==> flow/design.v <==
`timescale 1ns / 1ps
module add_sub #(parameter WIDTH = 15)(
input signed [WIDTH:0] a,b,
input sel, 
output signed [WIDTH:0] out
);
wire [WIDTH+1:0] sum;
assign sum = sel?a-b:a+b;
assign out = {sum[WIDTH+1],sum[WIDTH-1:0]};
endmodule
`timescale 1ns / 1ps
module mux #(parameter WIDTH = 15)(
input [WIDTH:0] a,b,
input sel,
output [WIDTH:0]out
);
assign out = sel?b:a;
endmodule
`timescale 1ns / 1ps
module shifter#(parameter WIDTH = 15)(
input signed [WIDTH:0] a,
output signed [WIDTH:0] b,
input m , 
input [3:0] i
);
assign b = m? (a)>>>i :((i!=0)?(a)>>>(i-1):a);
endmodule
`timescale 1ns / 1ps
module rom#(parameter WIDTH = 15)(
input clk,
input sel ,
input [3:0] i,
output [WIDTH:0] rom_out
    );
 reg [WIDTH:0] rom_mem [0:19] ;
 initial begin
 rom_mem[0] =  16'b0000010000000000;
 rom_mem[1] =  16'b0000001000000000;
 rom_mem[2] =  16'b0000000100000000;
 rom_mem[3] =  16'b0000000010000000;
 rom_mem[4] =  16'b0000000001000000;
 rom_mem[5] =  16'b0000000000100000;
 rom_mem[6] =  16'b0000000000010000;
 rom_mem[7] =  16'b0000000000001000;
 rom_mem[8] =  16'b0000000000000100;
 rom_mem[9] =  16'b0000000000000010;
 rom_mem[10] =  16'b0000001000110010;
 rom_mem[11] =  16'b0000000100000110;
 rom_mem[12] =  16'b0000000010000001;
 rom_mem[13] =  16'b0000000001000000;
 rom_mem[14] =  16'b0000000000100000;
 rom_mem[15] =  16'b0000000000010000;
 rom_mem[16] =  16'b0000000000001000;
 rom_mem[17] =  16'b0000000000000100;
 rom_mem[18] =  16'b0000000000000010;
 rom_mem[19] =  16'b0000000000000001;
 end   
 assign rom_out = sel?rom_mem[i+9]:rom_mem[i-1];
endmodule
`timescale 1ns / 1ps
module recon_controlpath(
input clk,reset,
output reg selmx,selmy,selmz,
output reg [3:0]  i
);
reg start;
always @ (posedge clk) begin
    if(reset) begin 
        i <= 0;
        selmx <= 0;
        selmy <= 0;
        selmz <= 0; 
        start <= 1;
    end
    else if(start) begin
        if(i!=0) begin
        selmx <= 1;
        selmy <= 1;
        selmz <= 1; 
        end
        if(i != 10) begin
         i <= i+1;
        end
        else if (i==10) begin
            start <= 0;
            i <= 0;
            selmx <= 0;
            selmy <= 0;
            selmz <= 0; 
        end
    end
end
endmodule
`timescale 1ns / 1ps
module recon_datapath#(parameter WIDTH = 15)(
input clk,
input m,div,
input [WIDTH:0] Xo,Yo,Zo ,
input selmx,selmy,selmz,
output reg [WIDTH:0] Xout,Yout, Zout,
input [WIDTH:0] z_rom,
input [3:0] i
);
wire [WIDTH:0] x_mux, y_mux , z_mux;
wire [WIDTH:0] x_asout, y_asout , z_asout; 
wire [WIDTH:0] x_fout;
mux m_x(Xo , Xout , selmx , x_mux);
mux m_y(Yo , Yout , selmy , y_mux);
mux m_z(Zo , Zout , selmz , z_mux);
reg [WIDTH:0] Xi , Yi , Zi;
wire di = div?(~y_mux[15]):z_mux[15];
always @ (posedge clk) begin 
if(i!=0) begin
    Xout <= x_fout;
    Yout <= y_asout;
    Zout <= z_asout;
end
end
wire [WIDTH:0] x_sft, y_sft; 
shifter shftx(x_mux ,x_sft ,m, i);
shifter shfty(y_mux ,y_sft,m, i);
add_sub X_as(x_mux , y_sft ,di, x_asout);
add_sub Y_as(y_mux , x_sft ,di, y_asout);
add_sub Z_as(z_mux , z_rom ,~(di), z_asout);
mux m_xout(x_mux, x_asout , m , x_fout);
endmodule
`timescale 1ns / 1ps
module recon#(parameter WIDTH = 15)(
input clk,reset,m,div,
input [WIDTH:0] Xo, Yo ,Zo,
output [WIDTH:0] Xout , Yout , Zout,
output [3:0] i
);
wire selmx,selmy,selmz;
wire [WIDTH:0] rom_out ;
recon_datapath dt(clk,m,div,Xo,Yo,Zo,selmx, selmy,selmz,Xout, Yout, Zout ,rom_out, i);
recon_controlpath ct(clk,reset,selmx,selmy,selmz,i);
rom rm(clk,m,i,rom_out);
endmodule
`timescale 1ns / 1ps
module latch#(parameter WIDTH=15)(
input [WIDTH:0] Xout,Yout,Zout,
input [3:0] i,
input clk,reset,
output reg [WIDTH:0] X_H,Y_H,Z_H,
input af_en);
always@(posedge clk) begin
    if(reset) begin
        X_H<=16'b0;
        Y_H<=16'b0;
        Z_H<=16'b0;
    end
    else if(i==10&af_en)begin
        X_H<=16'b0000010011010100;
        Y_H<=16'b0;
        Z_H<=Yout;
    end
end
endmodule
`timescale 1ns / 1ps
module ResetLogic#(parameter WIDTH=15 )(
input ext_reset,
input clk,
output reg reset1,reset2,reset3,complete
);
reg [5:0] counter;
always@(posedge clk)begin
    if(ext_reset) begin
        reset1<=1;
        reset2<=1;
        reset3 <=1;
        complete <= 0;
        counter<=0;
    end
    else if(counter==0)begin
        counter<=counter+1;
        reset1<=0;
    end
    else if(counter==11) begin
        reset2<=0;
        counter <= counter + 1;
    end
    else if (counter == 22) begin 
        reset3 <= 0;
        counter <= counter + 1;
    end
    else if(counter ==33) begin
        complete <= 1;
    end
    else if(counter <34) begin 
        counter <= counter + 1;
    end
end
endmodule
`timescale 1ns / 1ps
module Neuron#(parameter WIDTH=15)(
input [WIDTH:0] Xo,Yo,Zo,
input clk,reset,
output [WIDTH:0] Sin_H,Cos_H,Z, 
output reset3,complete,
output [WIDTH:0] Yout,
input af_en
);
wire reset1,reset2;
wire zz;
assign Z=Yout;
wire[WIDTH:0] Xout,Zout;
wire [3:0] i1,i2;
wire [WIDTH:0] X_H,Y_H,Z_H;
reg [3:0] i1_d;
ResetLogic RL(reset,clk,reset1,reset2,reset3,complete);
recon linear(clk,reset1,1'b0,1'b0,Xo, Yo ,Zo,Xout , Yout , Zout, i1);
always @(posedge clk) i1_d <= i1;
latch l1(Xout,Yout,Zout, i1_d,clk,reset1,X_H,Y_H,Z_H,af_en);
recon hyperbolic(clk,reset2,1'b1,1'b0,X_H,Y_H,Z_H,Cos_H,Sin_H,zz,i2);
endmodule
`timescale 1ns / 1ps
module recon_top_level#(parameter WIDTH = 15)( 
input [WIDTH:0] Xo, Zo , Yo,
input clk,
input ext_reset,
input [1:0] sel,
output [WIDTH:0] mac_out,
output [WIDTH:0] f,
input af_en,
output complete
);
wire [WIDTH:0] z, coshz, sinhz;
wire reset3;
Neuron #(WIDTH)inneuron(Xo,Yo,Zo,clk,ext_reset, sinhz,coshz,z,reset3,complete,mac_out,af_en);
wire sign_z=z[WIDTH];
wire [WIDTH:0]relu ;
assign relu=sign_z?0:z;
wire [WIDTH:0] ez, ez_1;
add_sub #(WIDTH) adder1(coshz, sinhz, sel[0], ez);
add_sub #(WIDTH) adder2(ez, 16'b0000010000000000, sel[0], ez_1);
wire [WIDTH:0] w2,w3;
wire [WIDTH:0] divisor , dividend;
mux  #(WIDTH)m1(ez, coshz, sel[0], w2);
mux #(WIDTH) m2(ez_1, sinhz, sel[0], w3);
wire [WIDTH:0] div_out;
assign divisor =  {w3[15], (w3[14:0]>>2) };
assign dividend = {w2[15], (w2[14:0]>>2) };
wire [WIDTH:0] X_divout,Y_divout;
recon #(WIDTH) r_div(
 clk,reset3,1'b0,1'b1,
divisor, dividend ,16'b0,
 X_divout , Y_divout , div_out
);
assign f=sel[1]?(sel[0]?mac_out:relu):div_out;  
endmodule
==> flow/run.sh <==
#!/bin/bash
# the make line also repeats each setting of config.mk as NAME=value (left out here)
make -C /OpenROAD-flow-scripts/flow DESIGN_CONFIG=/design/flow/config.mk WORK_HOME=/design/flow/orfs CLKGATE_MAP_FILE= finish
==> flow/config.mk <==
export PLATFORM = sky130hd
export DESIGN_NAME = recon_top_level
export DESIGN_NICKNAME = recon_top_level
export VERILOG_FILES = /design/flow/design.v
export SDC_FILE = /design/flow/constraint.sdc
export NUM_CORES = 4
export LEC_CHECK = 0
export ABC_AREA = 1
export CAP_MARGIN = 20
export CORE_MARGIN = 2
export CORE_UTILIZATION = 72
export CTS_CLUSTER_DIAMETER = 309
export CTS_CLUSTER_SIZE = 100
export SLEW_MARGIN = 20
export TNS_END_PERCENT = 45
==> flow/constraint.sdc <==
create_clock -name core_clock -period 4.37 [get_ports {clk}]
set_input_delay 0.8740 -clock core_clock [delete_from_list [all_inputs] [get_ports {clk}]]
set_output_delay 0.8740 -clock core_clock [all_outputs]
set_load 0.01 [all_outputs]
==> changes_impl.md, run 1 <==
### Physical design

- Outcome: did not finish
- Die H: 168 um
- Biggest area cells: edfxtp_1, nand2_1, ha_1
- Row cnt: 60
- Synth Area in XOR/XNOR: 9.09%
- Main logic family: simple AND/OR/NAND/NOR gates
- Cell count after synthesis: 2819
- Simple-Gate Fraction of Synth Area: 27.4%
- Detailed Place HPWL: 53200 um
- Top post-synthesis cells by count: nand2_1, inv_1, nor2_1
- EDFF count, synth: 144
- Synth area leader: edfxtp_1
- Gpl congestion: 1.09
- Share of flip-flops with an asynchronous set or reset: 0%
- Port Buffers: 85
- Distinct cells, synth: 61
- Chip Area, Yosys: 19500 sq um
- Flops after synth: 199
- Synth Flop Type: edfxtp_1
- Area leader share: 22.2%
- Error: [ERROR DPL-0033] detailed placement checks failed during check placement.
- I/O pin count: 86
- Post-synthesis mux area share: 0.411%
- Ys cells: 2819
- Core area: 26700 sq um
- Failing step: clock tree synthesis (4_1_cts)
- Count leader, synth: nand2_1
- Post-Syn Nets: 3036
- Die extent in x: 168 um
- Pre-CTS setup slack: -2.91 ns
- Post-Synth AOI/OAI Area: 15.1%
- Post-Synth Adder-Cell Area: 10.8%
- Syn_area_per_cell: 6.91 sq um
- Full die area: 28400 sq um
- FP Core Util: 72.9%
- Seq share, synth: 27.9%
- Synthesized area: 19500 sq um
- Ys Warns: 7
- Placed Cells: 3666
## per-stage QoR
step	cell area, sq um	hold WS [ns]
after floorplan	19800	0.390
after detailed placement	24500	0.437
after global placement	24500	0.423
==> run 2, diff against run 1 <==
Settings changed: ABC_AREA 1 to default, CORE_UTILIZATION 72 to 65, CTS_CLUSTER_DIAMETER 309 to default, CTS_CLUSTER_SIZE 100 to default, TNS_END_PERCENT 45 to default.
Clock period 4.37 ns to 7.06 ns, I/O delays scaled along.
==> run 2 against run 1 <==
Synthesized cell count is 13% lower. The layout now fails its checks (setup timing). Synthesized area grew 3.9%. Die size grew 15%.
==> changes_impl.md, run 2 <==
### Metrics

- Num CTS Buffers: 17
- WL/cell: 20.2 um
- Core area: 30600 sq um
- WP data arrival: 7.94 ns
- Flops after synth: 199
- Comb. pwr: 2.01 mW
- Nature of the critical path startpoint: register
- Worst min-delay path class: register to register
- Final Hold Viols: 0
- Ys Warns: 7
- Vias: 20100
- Clock slew at reported path FFs: 0.09 ns
- Setup violators final: 6
- Reg2reg start: inneuron.hyperbolic.dt.Yout[0]
- Post-Synth Adder-Cell Area: 10.4%
- Setup crit end kind: register
- Distinct cells, synth: 99
- Critical Path RT: 7.28 ns
- Detailed Place HPWL: 47400 um
- Total gr overflow: 0
- Gpl congestion: 1.02
- Number of global-route vias before repair: 19600
- Chip Area, Yosys: 20200 sq um
- Max_slew headroom: 35.5%
- Pre-CTS setup slack: -1.10 ns
- Critical Path Source: inneuron.hyperbolic.dt.Yout[0]
- Ys cells: 2447
- Int Power: 2.92 mW
- Post-Syn Nets: 2664
- Max capacitance violation total: 0
- Final Instance Area: 24400 sq um
- Hold endpoint: inneuron.l1.Z_H[7]
- Layout Nets: 2941
- Net Sw Frac: 37.7%
- TritonCTS clock tree: done
- Delay-heaviest family, CP: AND-OR/OR-AND gates
- Actual slew at the worst max-slew pin: 0.966 ns
- Worst reg2reg setup slack: -0.66 ns
- WL final: 63400 um
- CTS Hold Bufs: 0
- Crit path buffers/inverters: 2
- GRT Total Usage: 38.0%
- Psw: 1.76 mW
- Lkg Pwr: 9.93 nW
- Worst vdd ir: 0.281 mV
- Simple-Gate Fraction of Synth Area: 17.7%
- Worst Setup EP: r_div.dt.Yout[15]
- Critical Path Max Stage Delay: 0.44 ns
- Combinational share of power: 42.9%
- FP Core Util: 66.1%
- # DRC: 0
- Cells on worst reg2reg path: 38
- I/O pin count: 86
- Row cnt: 64
- Worst Skew: 0.0172 ns
- Root buffer cell: clkbuf_16
- Setup CP Type: register to register
- PwrDens: 191 nW/um^2
- Area growth syn-to-layout: 20.8%
- Full die area: 32500 sq um
- Die H: 180 um
- SO Faults: setup timing
- Synth area leader: edfxtp_1
- Fillers: 2024
- Fin Hold WS: 0.461 ns
- Max Buffers Root-to-Sink: 2
- Iter 0 DRT Violations: 2015
- Post-route setup slack: -0.661 ns
- Count leader, synth: nand2_1
- Post-synthesis mux area share: 10.6%
- CP max stage cell: or4_4
- OpenROAD warnings: 49
- Port Buffers: 85
- Placed instance area: 23100 sq um
- Most frequent CP cell: a21oi_2
- Crit Reg-Reg Endpoint: r_div.dt.Yout[15]
- Die extent in x: 180 um
- Min-delay src: inneuron.l1.Z_H[7]
- Outcome: failed layout checks
- Post-Synth AOI/OAI Area: 21.1%
- Pins Over Slew Limit: 0
- Area leader share: 21.4%
- Max Freq: 130 MHz
- WHS Path Cells: 2
- Share of flip-flops with an asynchronous set or reset: 0%
- Clk. pwr: 1.06 mW
- Period minus WS final: 7.72 ns
- Top Consumer: combinational cells
- Main logic family: AND-OR/OR-AND gates
- Flop pwr share: 34.4%
- Largest net degree at the start of global routing: 49
- Post-DRT Antenna Nets: 0
- WP depth: 38
- Final Cycle Share: 109%
- EDFF count, synth: 144
- H-tree lvl count: 4
- Initial antenna violation count: 2
- Synthesized area: 20200 sq um
- Biggest area cells: edfxtp_1, ha_1, xnor2_1
- First-pass GRT wire length: 100000 um
- Syn_area_per_cell: 8.27 sq um
- Clock sinks: 199
- Drt pass-1 iters: 8
- Clk pwr share: 22.7%
- Cell count after synthesis: 2447
- RSZ-0062 raised after global routing: true
- Via-to-Cell Ratio: 6.41
- Biggest fanout along the worst timing path: 4
- Seq share, synth: 26.8%
- Clock Latency Late Sink: 0.48 ns
- Synth Area in XOR/XNOR: 8.51%
- Sequential power: 1.61 mW
- Synth Flop Type: edfxtp_1
- Top post-synthesis cells by count: nand2_1, nor2_1, a21oi_1
## run 2: repair_timing
action,in CTS,in global routing
setup buffers,29,10
cloned,1,0
pin swaps,49,40
endpoints found under the setup margin,9,15
gates resized,61,37
## run 2: layout make-up
class | count | area [sq um] | area share (%)
Sequential cell | 199 | 5430 | 22.2
Clock inverter | 15 | 186 | 0.763
Antenna cell | 1 | 2.50 | 0.0102
Multi-Input combinational cell | 1989 | 14300 | 58.4
Clock buffer | 17 | 425 | 1.74
Inverter | 143 | 546 | 2.23
Timing Repair Buffer | 374 | 3090 | 12.6
Tap cell | 396 | 495 | 2.03
## run 2: routing by layer
layer | wire length (um) | part of all wire (%) | track usage (%) | vias to the layer above
li1 | - | - | - | 9345
met1 | 24900 | 39 | 47.9 | 9471
met2 | 30000 | 47 | 63.1 | 1075
met3 | 5380 | 8.5 | 6.33 | 207
met4 | 3170 | 5.0 | 19.5 | 2
met5 | 16 | 0.025 | 0 | -
## run 2: stage by stage
step | power (mW) | utilization, % | std cells | TNS (ns)
5_1_grt | 4.90 | 79.9 | 3134 | -4.91
6_report | 4.68 | 79.9 | 3134 | -1.69
3_3_place_gp | 3.42 | 75.6 | 3062 | -3.74
2_1_floorplan | 2.81 | - | 2447 | -3.29
4_1_cts | 4.61 | 79.3 | 3124 | -0.757
3_5_place_dp | 3.50 | 75.6 | 3062 | -5.71
==> run 3, diff against run 2 <==
Settings changed: ABC_AREA from default to 1, CORE_MARGIN 2 to 6, CORE_UTILIZATION 65 to 58, GPL_ROUTABILITY_DRIVEN from default to 0, MIN_ROUTING_LAYER from default to met1, SETUP_SLACK_MARGIN from default to 1.63, SLEW_MARGIN 20 to 40, TNS_END_PERCENT from default to 45.
Clock period 7.06 ns to 8.94 ns, I/O delays scaled along.
==> run 3 against run 2 <==
Now clean on timing, DRC and antenna. Largest cell class unchanged. Critical path type is now primary input to register. Register-to-register slack improved by 2.7 ns. Hold slack got worse by 0.0071 ns. First-iteration DRC count fell by 9.3%. Die size rose by 17%. Setup slack improved by 2.5 ns. Clock skew fell by 0.0037 ns.
==> changes_impl.md, run 3 <==
### Metrics

- Int Power: 2.12 mW
- Critical Path Source: sel[0]
- Main logic family: simple AND/OR/NAND/NOR gates
- Clk. pwr: 825 uW
- Synth area leader: edfxtp_1
- Final Cycle Share: 79.6%
- Flop pwr share: 36.8%
- Ys Warns: 7
- Min-delay src: inneuron.RL.reset2
- Detailed Place HPWL: 42100 um
- Setup TNS: 0 ns
- Critical Path RT: 9.16 ns
- Final core utilization: 66.6%
- Worst reg2reg setup slack: 2.05 ns
- Full die area: 38100 sq um
- Crit path buffers/inverters: 4
- Max Buffers Root-to-Sink: 2
- Post-DRT Antenna Nets: 0
- Chip Area, Yosys: 19500 sq um
- EDFF count, synth: 144
- Vias: 19000
- Biggest fanout along the worst timing path: 13
- Worst Skew: 0.0135 ns
- # DRC: 0
- H-tree lvl count: 4
- Post-Synth Adder-Cell Area: 10.8%
- Synthesized area: 19500 sq um
- Biggest area cells: edfxtp_1, nand2_1, ha_1
- GRT Total Usage: 28.1%
- Core area: 32800 sq um
- WL/cell: 16.8 um
- Sequential power: 1.28 mW
- I/O pin count: 86
- Crit Reg-Reg Endpoint: r_div.dt.Yout[15]
- Worst Setup EP: r_div.dt.Yout[15]
- Final Hold Viols: 0
- Initial antenna violation count: 3
- Hold endpoint: inneuron.hyperbolic.ct.i[2]
- CP max stage cell: fa_2
- Top Consumer: combinational cells
- Critical Path Max Stage Delay: 0.40 ns
- Via-to-Cell Ratio: 5.72
- Setup violators final: 0
- Setup crit end kind: register
- Num CTS Buffers: 17
- Largest net degree at the start of global routing: 56
- Number of global-route vias before repair: 17600
- Iter 0 DRT Violations: 1827
- Post-synthesis mux area share: 0.411%
- RSZ-0062 raised after global routing: false
- Ys cells: 2819
- Post-Synth AOI/OAI Area: 15.1%
- Max Freq: 141 MHz
- First-pass GRT wire length: 88800 um
- Lkg Pwr: 10.3 nW
- Clock sinks: 199
- Synth Area in XOR/XNOR: 9.09%
- Comb. pwr: 1.38 mW
- TritonCTS clock tree: done
- FP Core Util: 59.4%
- Max_slew headroom: 22.5%
- WHS Path Cells: 1
- Combinational share of power: 39.5%
- Worst min-delay path class: register to register
- Reg2reg start: inneuron.hyperbolic.dt.Yout[0]
- Area growth syn-to-layout: 12.1%
- Actual slew at the worst max-slew pin: 1.16 ns
- Max capacitance violation total: 0
- Port Buffers: 85
- Net Sw Frac: 39.3%
- Post-Syn Nets: 3036
- Root buffer cell: clkbuf_16
- WP data arrival: 7.34 ns
- Psw: 1.37 mW
- Area leader share: 22.2%
- Count leader, synth: nand2_1
- CTS Hold Bufs: 0
- Layout Nets: 3076
- OpenROAD warnings: 47
- Top post-synthesis cells by count: nand2_1, inv_1, nor2_1
- Pins Over Slew Limit: 0
- Syn_area_per_cell: 6.91 sq um
- Fillers: 2989
- WL final: 55800 um
- Row cnt: 66
- Distinct cells, synth: 61
- Die extent in x: 195 um
- Die H: 195 um
- PwrDens: 160 nW/um^2
- Outcome: finished clean
- Flops after synth: 199
- Clock slew at reported path FFs: 0.09 ns
- Seq share, synth: 27.9%
- Clk pwr share: 23.7%
- WP depth: 44
- Setup CP Type: primary input to register
- Delay-heaviest family, CP: simple AND/OR/NAND/NOR gates
- Nature of the critical path startpoint: primary input
- Drt pass-1 iters: 8
- Simple-Gate Fraction of Synth Area: 27.4%
- Total gr overflow: 0
- Antenna diode count: 0
- Clock Latency Late Sink: 0.47 ns
- Share of flip-flops with an asynchronous set or reset: 0%
- Cells on worst reg2reg path: 47
- Cell count after synthesis: 2819
- Period minus WS final: 7.11 ns
- Synth Flop Type: edfxtp_1
- Worst vdd ir: 0.173 mV
==> run 3: layout make-up <==
cell class              instances  area [sq um]  share of cell area, %
multi-input cells            2154         12700                   58.2
flip-flops and latches        199          5430                   24.9
inverters                     375          1430                   6.57
repair buffers                109          1050                   4.82
well taps                     442           553                   2.53
clock buffers                  18           450                   2.06
clock inverters                14           176                  0.808
repair inverters                3          22.5                  0.103
==> run 3: through the flow <==
| step | total power [mW] | instances | worst slack, ns | hold slack [ns] | instance area, sq um |
|---|---|---|---|---|---|
| 6_report | 3.48 | 3314 | 1.83 | 0.454 | 21800 |
| 5_1_grt | 3.69 | 3314 | 1.47 | 0.480 | 21800 |
| 4_1_cts | 3.44 | 3297 | 1.63 | 0.454 | 21400 |
| 3_5_place_dp | 2.61 | 3261 | 0.194 | 0.440 | 20700 |
| 3_3_place_gp | 2.59 | 3261 | 0.395 | 0.439 | 20700 |
| 2_1_floorplan | 2.20 | 2819 | 1.62 | 0.400 | 19700 |
==> run 3: per-layer routing <==
layer	global-route usage [%]	vias up	share of wire (%)
met5	0	-	0
met4	7.64	0	2.6
met3	4.22	118	8.0
met2	44.7	819	45
met1	39.9	8676	45
li1	-	9357	-
==> run 3: repair_timing <==
item	in CTS	in global routing
pin swaps	0	30
gates resized	13	64
cloned	4	2
setup endpoints to repair	13	16
setup buffers	0	15
==> run 4, diff against run 3 <==
Settings changed: ABC_AREA 1 to default, CELL_PAD_IN_SITES_DETAIL_PLACEMENT from default to 2, CORE_MARGIN 6 to 2, CORE_UTILIZATION 58 to 40, CTS_CLUSTER_DIAMETER from default to 198, GPL_ROUTABILITY_DRIVEN 0 to default, GPL_TIMING_DRIVEN from default to 1, MIN_ROUTING_LAYER met1 to default, SETUP_SLACK_MARGIN 1.63 to default, TNS_END_PERCENT 45 to default.
Clock period 8.94 ns to 8.5 ns, I/O delays scaled along.
==> run 4 against run 3 <==
Now fails the layout checks on setup timing. Power increased by 17%. Sequential power increased by 5%. Clock-buffer cell count decreased by 1. Sequential share of layout area decreased by 1.7 points. Utilization decreased by 20 points. Via count increased by 8.3%. Wire length increased by 66%. Synthesized area increased by 3.9%.
==> changes_impl.md, run 4 <==
### Metrics

- Post-Syn Nets: 2664
- Worst Setup EP: r_div.dt.Yout[15]
- Total gr overflow: 0
- WHS Path Cells: 0
- Synthesized area: 20200 sq um
- Actual slew at the worst max-slew pin: 0.832 ns
- Critical Path Source: sel[0]
- Area growth syn-to-layout: 15.9%
- GRT Total Usage: 34.3%
- Period minus WS final: 8.55 ns
- WL final: 92400 um
- Final Instance Area: 23400 sq um
- Max Freq: 117 MHz
- Share of flip-flops with an asynchronous set or reset: 0%
- Max_slew headroom: 44.3%
- Flop pwr share: 33.4%
- Total power: 4.06 mW
- I/O pin count: 86
- # DRC: 0
- Post-Synth Adder-Cell Area: 10.4%
- Lkg Pwr: 9.16 nW
- Ys Warns: 7
- WP depth: 38
- Outcome: failed layout checks
- Reg2reg start: inneuron.hyperbolic.dt.Yout[0]
- Largest net degree at the start of global routing: 50
- Synth Area in XOR/XNOR: 8.51%
- Final Hold Viols: 0
- Placed Cells: 3220
- Root buffer cell: clkbuf_16
- RSZ-0062 raised after global routing: true
- Placed instance area: 22600 sq um
- Clk. pwr: 940 uW
- Biggest area cells: edfxtp_1, ha_1, xnor2_1
- Met3 Usage GRT: 5.53%
- H-tree lvl count: 4
- Setup crit end kind: register
- Pins Over Slew Limit: 0
- WL/cell: 28.4 um
- Crit path buffers/inverters: 4
- Final Cycle Share: 101%
- Number of global-route vias before repair: 22800
- Worst reg2reg setup slack: 0.09 ns
- Full die area: 52400 sq um
- Setup CP Type: primary input to register
- Min-delay src: inneuron.linear.ct.i[2]
- Delay-heaviest family, CP: AND-OR/OR-AND gates
- Non-Filler Instances: 3258
- Final core utilization: 46.8%
- Layout Nets: 2790
- Cell count after synthesis: 2447
- Sequential power: 1.35 mW
- Comb. pwr: 1.76 mW
- EDFF count, synth: 144
- Fillers: 5504
- Count leader, synth: nand2_1
- Area leader share: 21.4%
- Ys cells: 2447
- Met1 Track Usage GR: 38.9%
- Synth area leader: edfxtp_1
- Post-synthesis mux area share: 10.6%
- Syn_area_per_cell: 8.27 sq um
- Seq share, synth: 26.8%
- Clock slew at reported path FFs: 0.09 ns
- Top post-synthesis cells by count: nand2_1, nor2_1, a21oi_1
- Core area: 50100 sq um
- CP max stage cell: or4_1
- Top Consumer: combinational cells
- Clock Latency Late Sink: 0.52 ns
- TritonCTS clock tree: done
- Detailed Place HPWL: 69500 um
- FP Core Util: 40.4%
- PwrDens: 173 nW/um^2
- Via-to-Cell Ratio: 6.31
- Clk pwr share: 23.2%
- First-pass GRT wire length: 140000 um
- Drt pass-1 iters: 5
- Port Buffers: 85
- Flops after synth: 199
- Most frequent CP cell: a21oi_2
- Max Buffers Root-to-Sink: 2
- WP data arrival: 8.82 ns
- Biggest fanout along the worst timing path: 14
- Max capacitance violation total: 0
- Critical Path Max Stage Delay: 0.41 ns
- Initial antenna violation count: 1
- Worst min-delay path class: register to register
- Antenna diode count: 0
- Synth Flop Type: edfxtp_1
- Hold endpoint: inneuron.i1_d[2]
- Psw: 1.69 mW
- Num CTS Buffers: 17
- Die H: 229 um
- Post-route setup slack: -0.0516 ns
- Iter 0 DRT Violations: 1377
- Post-DRT Antenna Nets: 0
- Main logic family: AND-OR/OR-AND gates
- Cells on worst reg2reg path: 41
- OpenROAD warnings: 45
- SO Faults: setup timing
- Nature of the critical path startpoint: primary input
- Combinational share of power: 43.5%
- Critical Path RT: 8.77 ns
- Gpl congestion: 0.950
- Post-Synth AOI/OAI Area: 21.1%
- Vias: 20500
- Crit Reg-Reg Endpoint: r_div.dt.Yout[15]
- Int Power: 2.37 mW
- Setup violators final: 1
- Met2 usage: 62.8%
- Clock sinks: 199
- Worst vdd ir: 0.152 mV
- CTS Hold Bufs: 0
- Worst Skew: 0.0236 ns
- GRT busiest layer: met2
- Distinct cells, synth: 99
- Simple-Gate Fraction of Synth Area: 17.7%
- Chip Area, Yosys: 20200 sq um
- Die extent in x: 229 um
- Row cnt: 82
- Net Sw Frac: 41.6%
-- run 4: layout make-up --
cell class	instances	area (sq um)	area share, %
multi-input cells	1989	14100	60.1
flip-flops and latches	199	5430	23.2
repair buffers	223	1890	8.08
well taps	672	841	3.59
inverters	143	539	2.30
clock buffers	17	425	1.81
clock inverters	15	216	0.923
-- run 4: metal layers --
| layer | vias up | wire (um) |
|---|---|---|
| met4 | 0 | 4650 |
| met2 | 813 | 47000 |
| met1 | 10400 | 35800 |
| li1 | 9023 | - |
| met3 | 306 | 4970 |
| met5 | - | 0 |
-- run 4: metrics by stage --
step	hold slack (ns)	setup slack (ns)	setup TNS [ns]
6_report	0.476	-0.0516	-0.0516
5_1_grt	0.506	-0.300	-0.515
4_1_cts	0.484	0.00716	0
3_5_place_dp	0.450	-0.525	-1.16
3_3_place_gp	0.444	0.0227	0
2_1_floorplan	0.329	0.0311	0
-- run 4: what timing repair did --
item,4_1_cts,5_1_grt
gates resized,7,34
pin swaps,0,19
endpoints found under the setup margin,2,4
setup buffers,0,6
cloned,0,0
==> run 5, diff against run 4 <==
Settings changed: ABC_AREA from default to 1, CELL_PAD_IN_SITES_DETAIL_PLACEMENT 2 to default, CORE_UTILIZATION 40 to 72, CTS_CLUSTER_DIAMETER 198 to default, CTS_CLUSTER_SIZE from default to 74, GPL_TIMING_DRIVEN 1 to default, HOLD_SLACK_MARGIN from default to -0.1, PLACE_DENSITY_LB_ADDON from default to 0.01, SETUP_SLACK_MARGIN from default to 1.94, SLEW_MARGIN 40 to 20.
Clock period 8.5 ns to 6.83 ns, I/O delays scaled along.
==> run 5 against run 4 <==
The flow now stops in global routing (5_1_grt). Synthesized cell count rose by 15%. Die size is 46% lower. Synthesized area fell by 3.7%.
==> changes_impl.md, run 5 <==
### Physical design

- Error: [ERROR GRT-0232] Routing congestion too high. Check the congestion heatmap in the GUI.
- Failing step: global routing (5_1_grt)
- Total gr overflow: 4123
- Synthesized area: 19500 sq um
- Post-Synth Adder-Cell Area: 10.8%
- Post-Synth AOI/OAI Area: 15.1%
- Share of flip-flops with an asynchronous set or reset: 0%
- Detailed Place HPWL: 44700 um
- Gpl congestion: 1.04
- Distinct cells, synth: 61
- EDFF count, synth: 144
- Seq share, synth: 27.9%
- Port Buffers: 85
- Main logic family: simple AND/OR/NAND/NOR gates
- Simple-Gate Fraction of Synth Area: 27.4%
- Row cnt: 60
- Ys Warns: 7
- Synth Area in XOR/XNOR: 9.09%
- FP Core Util: 72.9%
- Clock sinks: 199
- Biggest area cells: edfxtp_1, nand2_1, ha_1
- Core area: 26700 sq um
- Cell count after synthesis: 2819
- Count leader, synth: nand2_1
- Post-Syn Nets: 3036
- Flops after synth: 199
- Synth area leader: edfxtp_1
- Chip Area, Yosys: 19500 sq um
- Syn_area_per_cell: 6.91 sq um
- Root buffer cell: clkbuf_16
- Ys cells: 2819
- Max Buffers Root-to-Sink: 2
- Die extent in x: 168 um
- Synth Flop Type: edfxtp_1
- Post-synthesis mux area share: 0.411%
- Die H: 168 um
- H-tree lvl count: 4
- Area leader share: 22.2%
- CTS Hold Bufs: 0
- Num CTS Buffers: 17
- GRT Total Usage: 111%
- I/O pin count: 86
- Full die area: 28400 sq um
- Top post-synthesis cells by count: nand2_1, inv_1, nor2_1
- Outcome: did not finish
run 5: through the flow:
stage	setup WS, ns	utilization [%]	instance area (sq um)	cells	hold slack, ns
floorplan	-0.0474	-	19800	2819	0.400
global placement	-0.634	82.2	22000	3330	0.425
detailed placement	-0.871	82.2	22000	3330	0.432
CTS	0.346	91.6	24500	3476	0.435
run 5: layer usage:
layer	global-route usage, %	GRT overflow
met4	122	643
met2	160	3393
met3	77.3	30
met1	92.4	46
met5	41.2	11
run 5: timing repair:
action,4_1_cts
setup endpoints to repair,68
pin swaps,158
gates resized,284
buffers inserted,111
gates cloned,3
==> run 6, diff against run 5 <==
Settings changed: CTS_CLUSTER_DIAMETER from default to 396, CTS_CLUSTER_SIZE 74 to 99, HOLD_SLACK_MARGIN -0.1 to default, PLACE_DENSITY from default to 0.39, PLACE_DENSITY_LB_ADDON 0.01 to default, SETUP_SLACK_MARGIN 1.94 to -0.54.
Clock period 6.83 ns to 5.47 ns, I/O delays scaled along.
==> run 6 against run 5 <==
The flow again stops in global routing (5_1_grt). Synthesized area did not move. Die size did not move. Synthesized cell count did not move.
==> changes_impl.md, run 6 <==
### Physical design

- Port Buffers: 85
- Placed Cells: 3466
- Synth area leader: edfxtp_1
- Syn_area_per_cell: 6.91 sq um
- Full die area: 28400 sq um
- Placed instance area: 22900 sq um
- EDFF count, synth: 144
- Post-Syn Nets: 3036
- Distinct cells, synth: 61
- Main logic family: simple AND/OR/NAND/NOR gates
- FP Core Util: 72.9%
- Clock sinks: 199
- Ys Warns: 7
- GRT Total Usage: 81.0%
- Flops after synth: 199
- Top post-synthesis cells by count: nand2_1, inv_1, nor2_1
- Row cnt: 60
- Die H: 168 um
- Total gr overflow: 61
- Post-synthesis mux area share: 0.411%
- Share of flip-flops with an asynchronous set or reset: 0%
- Num CTS Buffers: 17
- Count leader, synth: nand2_1
- Ys cells: 2819
- Biggest area cells: edfxtp_1, nand2_1, ha_1
- Simple-Gate Fraction of Synth Area: 27.4%
- I/O pin count: 86
- Cell count after synthesis: 2819
- Root buffer cell: clkbuf_16
- Chip Area, Yosys: 19500 sq um
- Synthesized area: 19500 sq um
- Error: [ERROR GRT-0232] Routing congestion too high. Check the congestion heatmap in the GUI.
- Max Buffers Root-to-Sink: 2
- Detailed Place HPWL: 45800 um
- Area leader share: 22.2%
- Die extent in x: 168 um
- Core area: 26700 sq um
- Failing step: global routing (5_1_grt)
- Seq share, synth: 27.9%
- Gpl congestion: 1.01
- CTS Hold Bufs: 0
- Outcome: did not finish
- H-tree lvl count: 4
- Synth Flop Type: edfxtp_1
- Synth Area in XOR/XNOR: 9.09%
- Post-Synth Adder-Cell Area: 10.8%
- Post-Synth AOI/OAI Area: 15.1%
==> run 6: per-layer routing <==
metal | overflow | track usage, %
met2 | 39 | 94.0
met5 | 3 | 56.2
met3 | 2 | 71.1
met4 | 17 | 76.8
met1 | 0 | 80.3
==> run 6: timing repair <==
item | 4_1_cts
cloned | 3
hold endpoints to repair | 0
setup endpoints to repair | 15
gates resized | 104
pin swaps | 74
setup buffers | 41
==> run 6: metrics by stage <==
stage          hold WS [ns]  worst slack (ns)
4_1_cts               0.471            -0.913
3_5_place_dp          0.459             -1.96
3_3_place_gp          0.439             -1.73
2_1_floorplan         0.400             -1.15
==> run 7, diff against run 6 <==
Settings changed: CORE_UTILIZATION 72 to 71, CTS_CLUSTER_DIAMETER 396 to default, CTS_CLUSTER_SIZE 99 to default, GPL_ROUTABILITY_DRIVEN from default to 0, MAX_ROUTING_LAYER from default to met4, MIN_ROUTING_LAYER from default to met1, PLACE_DENSITY 0.39 to default, PLACE_DENSITY_LB_ADDON from default to 0.2, SETUP_SLACK_MARGIN -0.54 to 1.03, SLEW_MARGIN 20 to 40, TNS_END_PERCENT from default to 45.
Clock period 5.47 ns to 8.65 ns, I/O delays scaled along.
==> run 7 against run 6 <==
Now clean on timing, DRC and antenna. Die size up 1.4%. Synthesized cell count did not move. Synthesized area unchanged.
==> changes_impl.md, run 7 <==
### Metrics

- Largest net degree at the start of global routing: 56
- Ys cells: 2819
- Comb. pwr: 1.47 mW
- Area leader share: 22.2%
- Number of global-route vias before repair: 18800
- Syn_area_per_cell: 6.91 sq um
- Post-Synth AOI/OAI Area: 15.1%
- Total gr overflow: 0
- Biggest fanout along the worst timing path: 10
- H-tree lvl count: 4
- Die extent in x: 170 um
- Max Freq: 133 MHz
- Combinational share of power: 40.1%
- TritonCTS clock tree: done
- Initial antenna violation count: 0
- Cell count after synthesis: 2819
- Outcome: finished clean
- WL/cell: 17.3 um
- Chip Area, Yosys: 19500 sq um
- Reg2reg start: inneuron.hyperbolic.dt.Yout[1]
- Clk pwr share: 24.1%
- Worst min-delay path class: register to register
- Hold endpoint: inneuron.i1_d[3]
- Flops after synth: 199
- PwrDens: 170 nW/um^2
- Most frequent CP cell: nand2_2
- Total power: 3.67 mW
- Max_slew headroom: 35.6%
- Worst reg2reg setup slack: 1.31 ns
- Synthesized area: 19500 sq um
- Worst Setup EP: r_div.dt.Yout[15]
- Actual slew at the worst max-slew pin: 0.965 ns
- Nature of the critical path startpoint: primary input
- Pins Over Slew Limit: 0
- GRT Total Usage: 38.4%
- Post-synthesis mux area share: 0.411%
- Full die area: 28800 sq um
- Critical Path Max Stage Delay: 0.44 ns
- Distinct cells, synth: 61
- Num CTS Buffers: 17
- Root buffer cell: clkbuf_16
- Top post-synthesis cells by count: nand2_1, inv_1, nor2_1
- Port Buffers: 85
- Crit path buffers/inverters: 6
- Fillers: 1831
- Post-Syn Nets: 3036
- Layout Nets: 3077
- Detailed Place HPWL: 40400 um
- Post-route setup slack: 1.13 ns
- # DRC: 0
- Critical Path Source: sel[0]
- Crit Reg-Reg Endpoint: r_div.dt.Yout[15]
- Worst Skew: 0.0171 ns
- FP Core Util: 72.2%
- Share of flip-flops with an asynchronous set or reset: 0%
- CP max stage cell: fa_2
- I/O pin count: 86
- Net Sw Frac: 40.3%
- Sequential power: 1.32 mW
- Gate Area: 12500 sq um
- Setup violators final: 0
- Max capacitance violation total: 0
- WP data arrival: 7.74 ns
- Final core utilization: 79.9%
- OpenROAD warnings: 45
- Period minus WS final: 7.52 ns
- Post-DRT Antenna Nets: 0
- Pre-CTS setup slack: -0.0833 ns
- Clock sinks: 199
- Drt pass-1 iters: 9
- Clock Latency Late Sink: 0.47 ns
- Fin Hold WS: 0.464 ns
- First-pass GRT wire length: 87300 um
- Critical Path RT: 8.87 ns
- Ys Warns: 7
- Area growth syn-to-layout: 10.6%
- Register area: 5430 sq um
- Setup crit end kind: register
- EDFF count, synth: 144
- Top Consumer: combinational cells
- Row cnt: 60
- Post-Synth Adder-Cell Area: 10.8%
- Cells on worst reg2reg path: 46
- Clk. pwr: 885 uW
- Lkg Pwr: 10.3 nW
- Clock slew at reported path FFs: 0.09 ns
- Via-to-Cell Ratio: 6.17
- CTS Hold Bufs: 0
- Simple-Gate Fraction of Synth Area: 27.4%
- Psw: 1.48 mW
- Main logic family: simple AND/OR/NAND/NOR gates
- Biggest area cells: edfxtp_1, nand2_1, ha_1
- RSZ-0062 raised after global routing: true
- Worst vdd ir: 0.162 mV
- Int Power: 2.19 mW
- Vias: 19800
- Final Cycle Share: 87.0%
- Final Hold Viols: 0
- Antenna diode count: 0
- Die H: 170 um
- Synth Flop Type: edfxtp_1
- Delay-heaviest family, CP: simple AND/OR/NAND/NOR gates
- Count leader, synth: nand2_1
- Min-delay src: inneuron.linear.ct.i[3]
- Synth area leader: edfxtp_1
- Max Buffers Root-to-Sink: 2
- Flop pwr share: 35.8%
- WP depth: 48
- Setup CP Type: primary input to register
- Synth Area in XOR/XNOR: 9.09%
- WHS Path Cells: 0
- Seq share, synth: 27.9%
- Iter 0 DRT Violations: 2515
- Core area: 27000 sq um
- WL final: 55700 um
## run 7: metrics by stage
stage / instance area, sq um / instances / TNS (ns)
after global routing: 21500 / 3214 / 0
after CTS: 21200 / 3200 / 0
final: 21500 / 3214 / 0
after floorplan: 19500 / 2819 / 0
after global placement: 20400 / 3164 / 0
after detailed placement: 20400 / 3164 / -0.0833
## run 7: area by class of cell
type / count / share of cell area (%)
multi-input combinational: 2154 / 58.3
sequential: 199 / 25.2
inverter: 375 / 6.57
timing repair buffer: 113 / 4.97
tap: 341 / 1.98
clock buffer: 17 / 1.97
clock inverter: 15 / 1.06
## run 7: what timing repair did
action                                  CTS  global route
gates resized                            10            55
hold endpoints to repair                  0             0
pin swaps                                 2            21
endpoints found under the setup margin    5            12
setup buffers                             2            13
cloned                                    2             1
## run 7: metal layers
layer	GRT usage (%)	vias up	part of all wire (%)
li1	-	9351	-
met1	44.7	9056	38
met2	64.7	1153	48
met3	4.66	266	8.4
met4	21.8	0	5.9
met5	-	-	0
==> run 8, diff against run 7 <==
Settings changed: CORE_UTILIZATION 71 to 70, CTS_CLUSTER_SIZE from default to 72, GPL_ROUTABILITY_DRIVEN 0 to default, HOLD_SLACK_MARGIN from default to 0.3, MAX_ROUTING_LAYER met4 to default, MIN_ROUTING_LAYER met1 to default, PLACE_DENSITY_LB_ADDON 0.2 to default, SETUP_SLACK_MARGIN 1.03 to -0.46, SLEW_MARGIN 40 to 20, TNS_END_PERCENT 45 to default.
Clock period 8.65 ns to 4.59 ns, I/O delays scaled along.
==> run 8 against run 7 <==
The flow now stops in global routing (5_1_grt). Synthesized area stayed put. Synthesized cell count unchanged. Die size grew 1.4%.
==> changes_impl.md, run 8 <==
### Physical design

- Share of flip-flops with an asynchronous set or reset: 0%
- Ys Warns: 7
- Gpl congestion: 1.07
- Port Buffers: 85
- H-tree lvl count: 4
- Full die area: 29200 sq um
- Synth area leader: edfxtp_1
- Syn_area_per_cell: 6.91 sq um
- EDFF count, synth: 144
- Flops after synth: 199
- Main logic family: simple AND/OR/NAND/NOR gates
- Post-Syn Nets: 3036
- Placed Cells: 3648
- Ys cells: 2819
- Simple-Gate Fraction of Synth Area: 27.4%
- Cell count after synthesis: 2819
- Synthesized area: 19500 sq um
- Area leader share: 22.2%
- Max Buffers Root-to-Sink: 2
- Num CTS Buffers: 17
- Die extent in x: 171 um
- Error: [ERROR DPL-0038] Utilization greater than 100%, impossible to legalize
- Pre-CTS setup slack: -2.74 ns
- Chip Area, Yosys: 19500 sq um
- Count leader, synth: nand2_1
- Biggest area cells: edfxtp_1, nand2_1, ha_1
- Outcome: did not finish
- Die H: 171 um
- Post-synthesis mux area share: 0.411%
- Root buffer cell: clkbuf_16
- FP Core Util: 70.7%
- Core area: 27600 sq um
- Synth Area in XOR/XNOR: 9.09%
- Post-Synth AOI/OAI Area: 15.1%
- I/O pin count: 86
- Row cnt: 61
- Top post-synthesis cells by count: nand2_1, inv_1, nor2_1
- Post-Synth Adder-Cell Area: 10.8%
- Synth Flop Type: edfxtp_1
- Distinct cells, synth: 61
- Clock sinks: 199
- Detailed Place HPWL: 48600 um
- Failing step: global routing (5_1_grt)
- Seq share, synth: 27.9%
-- run 8: through the flow --
stage	util, %	total power [mW]	TNS [ns]	area, sq um
after detailed placement	87.4	5.85	-60.34	24100
after global placement	87.4	5.68	-47.66	24100
after floorplan	-	4.31	-23.22	19700
after CTS	93.7	7.83	-34.58	25800
-- run 8: what timing repair did --
action | CTS
setup buffers | 78
hold buffers | 0
pin swaps | 95
gates resized | 174
setup endpoints to repair | 32
gates cloned | 1
==> run 9, diff against run 8 <==
Settings changed: CORE_UTILIZATION 70 to 66, CTS_CLUSTER_DIAMETER from default to 396, CTS_CLUSTER_SIZE 72 to 99, HOLD_SLACK_MARGIN 0.3 to default, SETUP_SLACK_MARGIN -0.46 to default, TNS_END_PERCENT from default to 15.
Clock period 4.59 ns to 4.58 ns, I/O delays scaled along.
==> run 9 against run 8 <==
Now fails the layout checks on setup timing. Synthesized area did not move. Die size rose by 5.9%. Synthesized cell count did not move.
==> changes_impl.md, run 9 <==
### Metrics

- Chip Area, Yosys: 19500 sq um
- Detailed Place HPWL: 48900 um
- CP max stage cell: edfxtp_1
- Comb. pwr: 3.99 mW
- Clock slew at reported path FFs: 0.10 ns
- WP data arrival: 7.98 ns
- EDFF count, synth: 144
- Count leader, synth: nand2_1
- TritonCTS clock tree: done
- Initial antenna violation count: 10
- Max Buffers Root-to-Sink: 2
- # DRC: 0
- Iter 0 DRT Violations: 5264
- Port Buffers: 85
- Flop pwr share: 30.3%
- Delay-heaviest family, CP: simple AND/OR/NAND/NOR gates
- Critical Path RT: 4.83 ns
- Row cnt: 62
- Core area: 28900 sq um
- Total gr overflow: 0
- Worst reg2reg setup slack: -3.15 ns
- Crit path buffers/inverters: 9
- Combinational share of power: 48.3%
- Cells on worst reg2reg path: 50
- Reg2reg start: inneuron.hyperbolic.dt.Yout[1]
- Seq share, synth: 27.9%
- Sequential power: 2.50 mW
- Crit Reg-Reg Endpoint: r_div.dt.Yout[15]
- Nature of the critical path startpoint: register
- First-pass GRT wire length: 114000 um
- Flops after synth: 199
- Die extent in x: 176 um
- Area growth syn-to-layout: 36.1%
- Biggest area cells: edfxtp_1, nand2_1, ha_1
- Setup violators final: 48
- Actual slew at the worst max-slew pin: 1.17 ns
- FP Core Util: 67.5%
- RSZ-0062 raised after global routing: true
- Fin Hold WS: 0.465 ns
- Total power: 8.26 mW
- Critical Path Source: inneuron.hyperbolic.dt.Yout[1]
- WL final: 86700 um
- Ys Warns: 7
- Syn_area_per_cell: 6.91 sq um
- H-tree lvl count: 4
- Top Consumer: combinational cells
- Synthesized area: 19500 sq um
- Pre-CTS setup slack: -2.59 ns
- Share of flip-flops with an asynchronous set or reset: 0%
- GRT Total Usage: 46.5%
- Top post-synthesis cells by count: nand2_1, inv_1, nor2_1
- Worst Setup EP: r_div.dt.Yout[15]
- Pins Over Slew Limit: 0
- Setup crit end kind: register
- Ys cells: 2819
- Final Hold Viols: 0
- Gpl congestion: 1.04
- WL/cell: 23.0 um
- Simple-Gate Fraction of Synth Area: 27.4%
- Lkg Pwr: 13.0 nW
- Full die area: 30900 sq um
- Max capacitance violation total: 0
- Num CTS Buffers: 17
- WHS Path Cells: 2
- Biggest fanout along the worst timing path: 5
- Critical Path Max Stage Delay: 0.47 ns
- Worst Skew: 0.0400 ns
- Post-Syn Nets: 3036
- Die H: 176 um
- Hold endpoint: inneuron.RL.complete
- Layout Nets: 3578
- Post-synthesis mux area share: 0.411%
- SO Faults: setup timing
- Drt pass-1 iters: 22
- Setup CP Type: register to register
- Distinct cells, synth: 61
- Synth Flop Type: edfxtp_1
- Via-to-Cell Ratio: 6.64
- OpenROAD warnings: 50
- PwrDens: 312 nW/um^2
- Main logic family: simple AND/OR/NAND/NOR gates
- Post-Synth Adder-Cell Area: 10.8%
- Post-Synth AOI/OAI Area: 15.1%
- Final Cycle Share: 169%
- Max Freq: 129 MHz
- Post-route setup slack: -3.15 ns
- Post-DRT Antenna Nets: 0
- Worst vdd ir: 0.455 mV
- CTS Hold Bufs: 0
- Outcome: failed layout checks
- Cell count after synthesis: 2819
- Clk. pwr: 1.77 mW
- Synth Area in XOR/XNOR: 9.09%
- Most frequent CP cell: nand2_2
- I/O pin count: 86
- Area leader share: 22.2%
- Largest net degree at the start of global routing: 55
- WP depth: 50
- Setup TNS: -66.57 ns
- Psw: 3.44 mW
- Min-delay src: inneuron.RL.complete
- Number of global-route vias before repair: 22900
- Root buffer cell: clkbuf_16
- Max_slew headroom: 21.3%
- Int Power: 4.82 mW
- Clock Latency Late Sink: 0.52 ns
- Clk pwr share: 21.4%
- Vias: 25000
- Clock sinks: 199
- Net Sw Frac: 41.7%
- Synth area leader: edfxtp_1
- Worst min-delay path class: register to register
- Period minus WS final: 7.73 ns
==> run 9: repair_timing <==
action / CTS / global route
buffers inserted: 47 / 6
resized: 144 / 132
gates cloned: 3 / 0
endpoints found under the setup margin: 51 / 60
pin swaps: 78 / 62
==> run 9: layout make-up <==
class / count / area (sq um)
inverters: 375 / 1420
fillers: 1175 / 2360
flip-flops and latches: 199 / 5430
well taps: 384 / 480
multi-input cells: 2152 / 13500
clock inverters: 15 / 219
diodes: 8 / 20.0
repair buffers: 616 / 5000
clock buffers: 17 / 425
==> run 9: metrics by stage <==
| step | area, sq um | cells | util [%] |
|---|---|---|---|
| 3_5_place_dp | 24200 | 3671 | 83.9 |
| 2_1_floorplan | 19800 | 2819 | - |
| 4_1_cts | 25900 | 3753 | 89.6 |
| 6_report | 26500 | 3766 | 91.8 |
| 3_3_place_gp | 24200 | 3671 | 83.9 |
| 5_1_grt | 26500 | 3759 | 91.8 |
==> run 9: per-layer routing <==
| layer | vias up | global-route usage (%) | wire (um) |
|---|---|---|---|
| met4 | 18 | 33.7 | 9720 |
| li1 | 10400 | - | - |
| met2 | 2578 | 76.5 | 36500 |
| met5 | - | 0 | 392 |
| met3 | 996 | 10.6 | 12900 |
| met1 | 11100 | 53.4 | 27300 |
==> run 10, diff against run 9 <==
Settings changed: CORE_UTILIZATION 66 to 72, CTS_CLUSTER_DIAMETER 396 to default, CTS_CLUSTER_SIZE 99 to default, GPL_ROUTABILITY_DRIVEN from default to 0, HOLD_SLACK_MARGIN from default to -0.08, MAX_ROUTING_LAYER from default to met4, MIN_ROUTING_LAYER from default to met1, PLACE_DENSITY_LB_ADDON from default to 0.01, SETUP_SLACK_MARGIN from default to 1.03, SLEW_MARGIN 20 to 40, TNS_END_PERCENT 15 to 90.
Clock period 4.58 ns to 7.31 ns, I/O delays scaled along.
==> run 10 against run 9 <==
The layout still fails its checks (setup timing). Clock-buffer cell count unchanged. Combinational power decreased by 48%. Global-route usage decreased by 2.1 points. Hold slack improved by 0.011 ns. Largest power group unchanged. Via count decreased by 8.3%. Power decreased by 43%. Flip-flop count unchanged.
==> changes_impl.md, run 10 <==
### Metrics

- Worst vdd ir: 0.239 mV
- Row cnt: 60
- Outcome: failed layout checks
- Full die area: 28400 sq um
- WP data arrival: 9.21 ns
- GRT Total Usage: 44.4%
- Period minus WS final: 8.97 ns
- Flop pwr share: 33.2%
- Max_slew headroom: 31.6%
- Max Buffers Root-to-Sink: 2
- Final Cycle Share: 123%
- Distinct cells, synth: 61
- Fillers: 1340
- Clock slew at reported path FFs: 0.10 ns
- Initial antenna violation count: 11
- Psw: 1.95 mW
- Biggest fanout along the worst timing path: 7
- Layout Nets: 3244
- Chip Area, Yosys: 19500 sq um
- Post-DRT Antenna Nets: 0
- SO Faults: setup timing
- Synthesized area: 19500 sq um
- Setup CP Type: primary input to register
- CTS Hold Bufs: 0
- Post-route setup slack: -1.66 ns
- Biggest area cells: edfxtp_1, nand2_1, ha_1
- Synth Area in XOR/XNOR: 9.09%
- Number of global-route vias before repair: 20400
- RSZ-0062 raised after global routing: true
- WHS Path Cells: 2
- Pre-CTS setup slack: -0.430 ns
- Top post-synthesis cells by count: nand2_1, inv_1, nor2_1
- Nature of the critical path startpoint: primary input
- Vias: 22900
- EDFF count, synth: 144
- Flops after synth: 199
- Seq share, synth: 27.9%
- Drt pass-1 iters: 17
- Crit Reg-Reg Endpoint: r_div.dt.Yout[15]
- Ys cells: 2819
- Critical Path RT: 7.54 ns
- Synth Flop Type: edfxtp_1
- Final Hold Viols: 0
- Cell count after synthesis: 2819
- First-pass GRT wire length: 98800 um
- Net Sw Frac: 41.4%
- Core area: 26700 sq um
- Area growth syn-to-layout: 21.4%
- # DRC: 0
- Synth area leader: edfxtp_1
- Post-Syn Nets: 3036
- Cells on worst reg2reg path: 51
- Worst min-delay path class: register to register
- OpenROAD warnings: 47
- Worst Skew: 0.0216 ns
- TritonCTS clock tree: done
- Main logic family: simple AND/OR/NAND/NOR gates
- Ys Warns: 7
- Actual slew at the worst max-slew pin: 1.01 ns
- WL final: 74300 um
- Worst Setup EP: r_div.dt.Yout[15]
- Max capacitance violation total: 0
- Sequential power: 1.57 mW
- WP depth: 50
- Reg2reg start: inneuron.hyperbolic.dt.Yout[1]
- Max Freq: 111 MHz
- Via-to-Cell Ratio: 6.75
- Delay-heaviest family, CP: simple AND/OR/NAND/NOR gates
- Pins Over Slew Limit: 0
- Int Power: 2.76 mW
- Count leader, synth: nand2_1
- Root buffer cell: clkbuf_16
- Combinational share of power: 44.4%
- Share of flip-flops with an asynchronous set or reset: 0%
- Clock sinks: 199
- Port Buffers: 85
- Detailed Place HPWL: 42500 um
- Clk pwr share: 22.4%
- FP Core Util: 72.9%
- Post-Synth AOI/OAI Area: 15.1%
- Post-synthesis mux area share: 0.411%
- Setup violators final: 13
- Simple-Gate Fraction of Synth Area: 27.4%
- CP max stage cell: nor3_2
- Lkg Pwr: 11.3 nW
- Top Consumer: combinational cells
- I/O pin count: 86
- Critical Path Source: sel[0]
- Total power: 4.72 mW
- Setup crit end kind: register
- Die H: 168 um
- Clk. pwr: 1.06 mW
- PwrDens: 200 nW/um^2
- Post-Synth Adder-Cell Area: 10.8%
- Most frequent CP cell: nand2_1
- Syn_area_per_cell: 6.91 sq um
- Min-delay src: inneuron.RL.complete
- Worst reg2reg setup slack: -1.50 ns
- Iter 0 DRT Violations: 4485
- H-tree lvl count: 4
- WL/cell: 21.9 um
- Area leader share: 22.2%
- Crit path buffers/inverters: 11
- Comb. pwr: 2.09 mW
- Num CTS Buffers: 17
- Die extent in x: 168 um
- Total gr overflow: 0
- Hold endpoint: inneuron.RL.complete
- Largest net degree at the start of global routing: 56
- Clock Latency Late Sink: 0.49 ns
- Critical Path Max Stage Delay: 0.67 ns
==> run 10: timing repair <==
action / in CTS / in global routing
buffers inserted: 32 / 36
cloned: 2 / 1
setup endpoints to repair: 17 / 22
pin swaps: 61 / 98
hold endpoints to repair: 0 / 0
resized: 89 / 146
==> run 10: metal layers <==
metal,vias up,global-route usage [%],routed length (um)
li1,9702,-,-
met1,10100,51.7,23900
met2,2220,70.4,31500
met3,887,9.38,11200
met4,0,27.7,7630
met5,-,-,0
==> run 10: stage by stage <==
step	hold WS (ns)	utilization, %	instance area [sq um]	TNS (ns)	instances
CTS	0.472	85.2	22800	0	3344
global placement	0.443	80.3	21500	-0.446	3278
floorplan	0.400	-	19700	0	2819
finish	0.476	88.4	23600	-12.87	3399
detailed placement	0.457	80.3	21500	-1.57	3278
global route	0.515	88.4	23600	-12.35	3397
==> run 10: final cells by class <==
type / instances / area [sq um] / share of cell area [%]
Clock inverter: 15 / 209 / 0.884
Tap cell: 341 / 427 / 1.81
Antenna cell: 18 / 45.0 / 0.191
Multi-Input combinational cell: 2153 / 13200 / 55.9
Sequential cell: 199 / 5430 / 23.0
Inverter: 375 / 1430 / 6.05
Timing Repair Buffer: 281 / 2470 / 10.4
Clock buffer: 17 / 425 / 1.80
==> run 11, diff against run 10 <==
Settings changed: CTS_CLUSTER_DIAMETER from default to 234, GPL_ROUTABILITY_DRIVEN 0 to default, HOLD_SLACK_MARGIN -0.08 to default, MAX_ROUTING_LAYER met4 to default, MIN_ROUTING_LAYER met1 to default, SETUP_SLACK_MARGIN 1.03 to -0.55, SLEW_MARGIN 40 to 20, TNS_END_PERCENT 90 to 85.
Clock period 7.31 ns to 5.87 ns, I/O delays scaled along.
==> run 11 against run 10 <==
The layout still fails its checks (setup timing). Final area barely moved. Clock skew is 0.013 ns higher. Global-route usage down 0.70 points. Largest cell class unchanged. Largest power group unchanged.
==> changes_impl.md, run 11 <==
### Metrics

- Outcome: failed layout checks
- SO Faults: setup timing
- Worst Skew: 0.0345 ns
- Flop pwr share: 33.7%
- Clock slew at reported path FFs: 0.09 ns
- Setup violators final: 17
- Final core utilization: 88.4%
- Critical Path RT: 6.09 ns
- I/O pin count: 86
- Post-Synth Adder-Cell Area: 10.8%
- Synth Area in XOR/XNOR: 9.09%
- Share of flip-flops with an asynchronous set or reset: 0%
- Layout Nets: 3315
- Nature of the critical path startpoint: register
- Clock sinks: 199
- Lkg Pwr: 11.5 nW
- Setup crit end kind: register
- TritonCTS clock tree: done
- GRT busiest layer: met2
- H-tree lvl count: 4
- Crit path buffers/inverters: 7
- Ys cells: 2819
- WP depth: 50
- WP data arrival: 7.13 ns
- Max Freq: 145 MHz
- Critical Path Max Stage Delay: 0.44 ns
- Setup CP Type: register to register
- WL final: 66800 um
- Final Cycle Share: 118%
- Biggest area cells: edfxtp_1, nand2_1, ha_1
- Worst min-delay path class: register to register
- Pins Over Slew Limit: 0
- Worst Setup EP: r_div.dt.Yout[15]
- Area growth syn-to-layout: 21.3%
- Psw: 2.32 mW
- FP Core Util: 72.9%
- Crit Reg-Reg Endpoint: r_div.dt.Yout[15]
- Comb. pwr: 2.56 mW
- Vias: 22000
- Initial antenna violation count: 6
- Cells on worst reg2reg path: 50
- Synth Flop Type: edfxtp_1
- Combinational share of power: 44.3%
- Worst vdd ir: 0.303 mV
- First-pass GRT wire length: 100000 um
- Drt pass-1 iters: 15
- Post-synthesis mux area share: 0.411%
- Flops after synth: 199
- Final Hold Viols: 0
- Sequential power: 1.94 mW
- Port Buffers: 85
- Max_slew headroom: 33.2%
- Via-to-Cell Ratio: 6.37
- EDFF count, synth: 144
- Ys Warns: 7
- Reg2reg start: inneuron.hyperbolic.dt.Yout[1]
- Int Power: 3.46 mW
- OpenROAD warnings: 50
- WL/cell: 19.3 um
- Met2 usage: 74.3%
- PwrDens: 244 nW/um^2
- Core area: 26700 sq um
- Delay-heaviest family, CP: simple AND/OR/NAND/NOR gates
- Gpl congestion: 1.05
- Clk. pwr: 1.27 mW
- Max capacitance violation total: 0
- Critical Path Source: inneuron.hyperbolic.dt.Yout[1]
- Clk pwr share: 22.0%
- Num CTS Buffers: 17
- Fillers: 1376
- Detailed Place HPWL: 45700 um
- Min-delay src: inneuron.RL.complete
- Chip Area, Yosys: 19500 sq um
- Full die area: 28400 sq um
- Count leader, synth: nand2_1
- Largest net degree at the start of global routing: 58
- Main logic family: simple AND/OR/NAND/NOR gates
- Cell count after synthesis: 2819
- Biggest fanout along the worst timing path: 4
- Met1 Track Usage GR: 51.9%
- Top Consumer: combinational cells
- Iter 0 DRT Violations: 3723
- RSZ-0062 raised after global routing: true
- Post-route setup slack: -1.04 ns
- Net Sw Frac: 40.1%
- Worst reg2reg setup slack: -1.04 ns
- Actual slew at the worst max-slew pin: 0.999 ns
- Area leader share: 22.2%
- Root buffer cell: clkbuf_16
- Post-Syn Nets: 3036
- Total gr overflow: 0
- Die H: 168 um
- Period minus WS final: 6.91 ns
- Syn_area_per_cell: 6.91 sq um
- Pre-CTS setup slack: -1.61 ns
- Number of global-route vias before repair: 20500
- Row cnt: 60
- Post-Synth AOI/OAI Area: 15.1%
- Synth area leader: edfxtp_1
- WHS Path Cells: 2
- Max Buffers Root-to-Sink: 2
- Distinct cells, synth: 61
- Top post-synthesis cells by count: nand2_1, inv_1, nor2_1
- GRT Total Usage: 43.7%
- Post-DRT Antenna Nets: 0
- Hold endpoint: inneuron.RL.complete
- Clock Latency Late Sink: 0.48 ns
- Die extent in x: 168 um
- Seq share, synth: 27.9%
- # DRC: 0
- Met3 Usage GRT: 8.67%
- Simple-Gate Fraction of Synth Area: 27.4%
- Synthesized area: 19500 sq um
- CP max stage cell: edfxtp_1
==> run 11: per-layer routing <==
layer  part of all wire (%)  wire length (um)  vias up
li1                       -                 -     9839
met2                     46             30600     1641
met3                     12              7690      529
met4                    7.7              5160        0
met5                      0                 0        -
met1                     35             23300    10000
==> run 11: layout make-up <==
cell class	instances	area [sq um]	area share (%)
multi-input combinational	2153	12800	54.3
sequential	199	5430	23.0
timing repair buffer	352	2910	12.3
inverter	375	1420	5.99
tap	341	427	1.81
clock buffer	17	425	1.80
clock inverter	15	193	0.816
antenna	4	10.0	0.0424
==> run 11: stage by stage <==
stage / hold slack, ns / setup TNS, ns / cells / power (mW) / instance area, sq um
floorplan: 0.400 / -5.59 / 2819 / 3.36 / 19700
global placement: 0.439 / -15.57 / 3400 / 4.19 / 22400
detailed placement: 0.450 / -19.17 / 3400 / 4.30 / 22400
CTS: 0.468 / -3.77 / 3441 / 5.57 / 23300
global route: 0.481 / -15.96 / 3453 / 6.00 / 23600
finish: 0.470 / -7.79 / 3456 / 5.77 / 23600
==> run 11: repair_timing <==
item	4_1_cts	5_1_grt
cloned	3	0
gates resized	39	70
setup buffers	12	14
hold buffers	0	0
endpoints found under the setup margin	10	12
pin swaps	23	41
==> run 12, diff against run 11 <==
Settings changed: CORE_UTILIZATION 72 to 70, CTS_CLUSTER_DIAMETER 234 to default, CTS_CLUSTER_SIZE from default to 72, PLACE_DENSITY_LB_ADDON 0.01 to default, SETUP_SLACK_MARGIN -0.55 to 1.33, TNS_END_PERCENT 85 to default.
Clock period 5.87 ns to 4.68 ns, I/O delays scaled along.
==> run 12 against run 11 <==
The run now fails in clock tree synthesis (4_1_cts). Synthesized area unchanged. Die size up 2.8%. Synthesized cell count unchanged.
==> changes_impl.md, run 12 <==
### Physical design

- Share of flip-flops with an asynchronous set or reset: 0%
- I/O pin count: 86
- Cell count after synthesis: 2819
- Synth area leader: edfxtp_1
- Synth Flop Type: edfxtp_1
- Count leader, synth: nand2_1
- Top post-synthesis cells by count: nand2_1, inv_1, nor2_1
- Detailed Place HPWL: 47400 um
- Seq share, synth: 27.9%
- Synthesized area: 19500 sq um
- Biggest area cells: edfxtp_1, nand2_1, ha_1
- Placed Cells: 3575
- Row cnt: 61
- Syn_area_per_cell: 6.91 sq um
- Full die area: 29200 sq um
- Failing step: clock tree synthesis (4_1_cts)
- Post-Synth AOI/OAI Area: 15.1%
- Area leader share: 22.2%
- Core area: 27600 sq um
- Gpl congestion: 1.07
- Flops after synth: 199
- Post-synthesis mux area share: 0.411%
- Error: [ERROR DPL-0038] Utilization greater than 100%, impossible to legalize
- Post-Syn Nets: 3036
- Ys Warns: 7
- Port Buffers: 85
- Post-Synth Adder-Cell Area: 10.8%
- Simple-Gate Fraction of Synth Area: 27.4%
- Distinct cells, synth: 61
- Main logic family: simple AND/OR/NAND/NOR gates
- EDFF count, synth: 144
- Outcome: did not finish
- Ys cells: 2819
- Synth Area in XOR/XNOR: 9.09%
- Die extent in x: 171 um
- FP Core Util: 70.7%
- Chip Area, Yosys: 19500 sq um
- Die H: 171 um
[run 12: per-stage QoR]
step                cell area (sq um)  setup WS [ns]
floorplan                       20300          -1.75
global placement                23900          -2.25
detailed placement              23900          -2.48
Power is estimated from default activity; no workload was simulated.
